Setup of job 5914:
## router_top
module router_top (
    input clock,
    input resetn,
    input packet_valid,
    input [7:0] data_in,
    input read_enb_0, read_enb_1, read_enb_2,
    output [7:0] data_out_0, data_out_1, data_out_2,
    output vld_out_0, vld_out_1, vld_out_2,
    output err,
    output busy
);
    wire [7:0] dout;
    wire [2:0] write_enb;
    wire [2:0] soft_reset;
    wire write_enb_reg;
    wire [2:0] read_enb;
    wire [2:0] empty;
    wire [2:0] full;
    wire lfd_state;
    wire detect_add;
    wire ld_state;
    wire laf_state;
    wire full_state;
    wire fifo_full;
    wire rst_int_reg;
    wire parity_done;
    wire low_packet_valid;
    assign read_enb = {read_enb_2, read_enb_1, read_enb_0};
    router_fsm FSM (.clock(clock), .resetn(resetn), .packet_valid(packet_valid), .data_in(data_in), .parity_done(parity_done), .soft_reset_0(soft_reset[0]), .soft_reset_1(soft_reset[1]), .soft_reset_2(soft_reset[2]), .fifo_full(fifo_full), .low_packet_valid(low_packet_valid), .fifo_empty_0(empty[0]), .fifo_empty_1(empty[1]), .fifo_empty_2(empty[2]), .detect_add(detect_add), .ld_state(ld_state), .laf_state(laf_state), .lfd_state(lfd_state), .full_state(full_state), .write_enb_reg(write_enb_reg), .rst_int_reg(rst_int_reg), .busy(busy));
  ...
export LEC_CHECK = 0
export ABC_AREA = 1
export CAP_MARGIN = 20
export CELL_PAD_IN_SITES_DETAIL_PLACEMENT = 2
export CELL_PAD_IN_SITES_GLOBAL_PLACEMENT = 1
export CORE_ASPECT_RATIO = 1.03
export CORE_MARGIN = 2
export CORE_UTILIZATION = 56
export CTS_CLUSTER_DIAMETER = 266
export CTS_CLUSTER_SIZE = 44
export GPL_TIMING_DRIVEN = 1
export MAX_ROUTING_LAYER = met4
export MIN_ROUTING_LAYER = met1
export PLACE_DENSITY_LB_ADDON = 0.12
export SLEW_MARGIN = 20
export TNS_END_PERCENT = 95
create_clock -name core_clock -period 3.25 [get_ports {clock}]
run.sh (not shown) runs the stock make flow with config.mk's settings and CLKGATE_MAP_FILE=.
Stage in which a tool error killed job 5914: detailed placement.
Modified inputs, job 4009 compared to job 5914
==> flow/config.mk <==
export PLATFORM = sky130hd
export DESIGN_NAME = router_top
export DESIGN_NICKNAME = router_top
export VERILOG_FILES = /design/flow/design.v
export SDC_FILE = /design/flow/constraint.sdc
export NUM_CORES = 4
export LEC_CHECK = 0
export CAP_MARGIN = 20
export CORE_MARGIN = 2
export CORE_UTILIZATION = 72
export SETUP_SLACK_MARGIN = -0.2
export SLEW_MARGIN = 20
==> flow/constraint.sdc <==
create_clock -name core_clock -period 1.98 [get_ports {clock}]
set_input_delay 0.3960 -clock core_clock [delete_from_list [all_inputs] [get_ports {clock}]]
set_output_delay 0.3960 -clock core_clock [all_outputs]
set_load 0.01 [all_outputs]
### Flow results
As far as async set or reset register ratio after synthesis goes, job 5914 and job 4009 are indistinguishable; the numbers are identical. Die extent in x delta for job 4009 relative to job 5914: about 12% lower. Job 4009 ended with less area of the synthesized netlist per yosys stat than job 5914. Job 5914 and job 4009 ended up with roughly the same number of port buffers. On synthesized cell area, the higher figure sits with job 5914, not job 4009. Status job 4009: flow complete, layout not clean - setup timing. Synthesized net count went down by more than a quarter going from job 5914 to job 4009. Portion of the post-synthesis area used by sequential elements was higher in job 4009 than in job 5914. Job 4009 vs job 5914, area enclosed by the die boundary went down by about 25%.
[inputs] job 3431 vs job 4009
--- a/flow/config.mk
+++ b/flow/config.mk
@@ -8,5 +8,5 @@
 export CAP_MARGIN = 20
 export CORE_MARGIN = 2
-export CORE_UTILIZATION = 72
-export SETUP_SLACK_MARGIN = -0.2
+export CORE_UTILIZATION = 57
+export SETUP_SLACK_MARGIN = 0.81
 export SLEW_MARGIN = 20
==> flow/constraint.sdc <==
create_clock -name core_clock -period 2.84 [get_ports {clock}]
set_input_delay 0.5680 -clock core_clock [delete_from_list [all_inputs] [get_ports {clock}]]
set_output_delay 0.5680 -clock core_clock [all_outputs]
set_load 0.01 [all_outputs]
## What came out
Job 3431 ended up with FIFO0.count[1] as its critical path launch point; job 4009 ended up with FIFO1.count[3].
Combinational share of cell area: job 3431 vs job 4009, no meaningful difference
Diff job 4009..job 3431 | yosys cell count | unchanged
Looking at post-layout period usage of the worst path, job 3431 sits 52 points lower than job 4009 does.
Job 3431 closes out successfully: all stages finished, all timing, DRC and antenna checks passed.
On final area: job 3431 sits above job 4009.
The inputs of job 6390 differ from those of job 3431 as listed below.
--- a/flow/config.mk
+++ b/flow/config.mk
@@ -6,7 +6,8 @@
 export NUM_CORES = 4
 export LEC_CHECK = 0
+export ABC_AREA = 1
 export CAP_MARGIN = 20
 export CORE_MARGIN = 2
-export CORE_UTILIZATION = 57
-export SETUP_SLACK_MARGIN = 0.81
+export CORE_UTILIZATION = 70
+export CTS_CLUSTER_SIZE = 72
 export SLEW_MARGIN = 20
==> flow/constraint.sdc <==
create_clock -name core_clock -period 1.98 [get_ports {clock}]
set_input_delay 0.3960 -clock core_clock [delete_from_list [all_inputs] [get_ports {clock}]]
set_output_delay 0.3960 -clock core_clock [all_outputs]
set_load 0.01 [all_outputs]
### Flow results
Apart from job 6390, each of job 6390 and job 3431 ends the flow with a layout that passes the timing, DRC and antenna checks.
Job 6390: flow complete, layout not clean; failing: setup timing
Job 6390 against job 3431: worst reg2reg path depth increased by 2 relative to the old numbers, initial antenna violation count decreased by 1 relative to the old numbers, clock skew increased by 0.016 ns relative to the old numbers.
On chip area in the Yosys report: between job 6390 and job 3431, it ends up lower for job 3431.
Between job 6390 and job 3431, it is job 6390 whose number of buffers inserted by post-CTS setup repair is lower, by 32.
Sequential share of layout area: job 6390 vs job 3431 down 0.25 points
| first-pass GRT wire length | lower: job 3431 |
Power density relative to cell area: lower on job 3431
The lower die boundary width came out of job 6390.
Higher post-synthesis net count goes to job 6390 over job 3431.
Compared with job 3431, job 6390 shows count of clock-buffer cells in the layout that has gone down by more than 10%.
Input changes introduced in job 355 (baseline for comparison: job 6390):
--- a/flow/config.mk
+++ b/flow/config.mk
@@ -6,8 +6,8 @@
 export NUM_CORES = 4
 export LEC_CHECK = 0
-export ABC_AREA = 1
 export CAP_MARGIN = 20
 export CORE_MARGIN = 2
-export CORE_UTILIZATION = 70
-export CTS_CLUSTER_SIZE = 72
+export CORE_UTILIZATION = 57
+export SETUP_SLACK_MARGIN = -0.32
 export SLEW_MARGIN = 20
+export TNS_END_PERCENT = 5
==> flow/constraint.sdc <==
create_clock -name core_clock -period 4.58 [get_ports {clock}]
set_input_delay 0.9160 -clock core_clock [delete_from_list [all_inputs] [get_ports {clock}]]
set_output_delay 0.9160 -clock core_clock [all_outputs]
set_load 0.01 [all_outputs]
### Flow results
In summary, job 355 completed successfully, with a layout that passed the timing, DRC and antenna checks. Higher share of power burned in combinational logic among job 355 and job 6390: job 6390. Where minimum clock period after layout is concerned, job 6390 is better than job 355. The die used by job 355 is larger than the one used by job 6390. [compare] base=job 6390 new=job 355: final critical-path setup slack saw an increase, area growth from synthesis to final layout saw a decrease.
Edits applied to the flow inputs when going from job 355 to job 4935:
--- a/flow/config.mk
+++ b/flow/config.mk
@@ -8,6 +8,5 @@
 export CAP_MARGIN = 20
 export CORE_MARGIN = 2
-export CORE_UTILIZATION = 57
-export SETUP_SLACK_MARGIN = -0.32
+export CORE_UTILIZATION = 72
+export SETUP_SLACK_MARGIN = -0.2
 export SLEW_MARGIN = 20
-export TNS_END_PERCENT = 5
==> flow/constraint.sdc <==
create_clock -name core_clock -period 2.07 [get_ports {clock}]
set_input_delay 0.4140 -clock core_clock [delete_from_list [all_inputs] [get_ports {clock}]]
set_output_delay 0.4140 -clock core_clock [all_outputs]
set_load 0.01 [all_outputs]
Notes after the runs:
Die area on job 4935 is down relative to job 355. Total placed instance area (job 4935 / job 355): 1.06. Job 4935 vs. job 355: synthesized-area fraction occupied by and/or/nand/nor cells flat; hold buffer count at cts flat. In job 4935, the post-CTS setup buffer count came out 18 above the value in job 355. | placeable core area | lower: job 4935 |. Summary of job 4935 over job 355: number of resized instances in the post-cts repair step has increased; width of the die -about 11%. ~same netlist area before placement in job 4935 and job 355. Chip height ended up 11% lower on job 4935 than on job 355. Among job 4935 and job 355, a clean, completed layout was produced by job 355 alone. global routing: job 4935 exited with error.
Power is estimated from default activity; no workload was simulated.
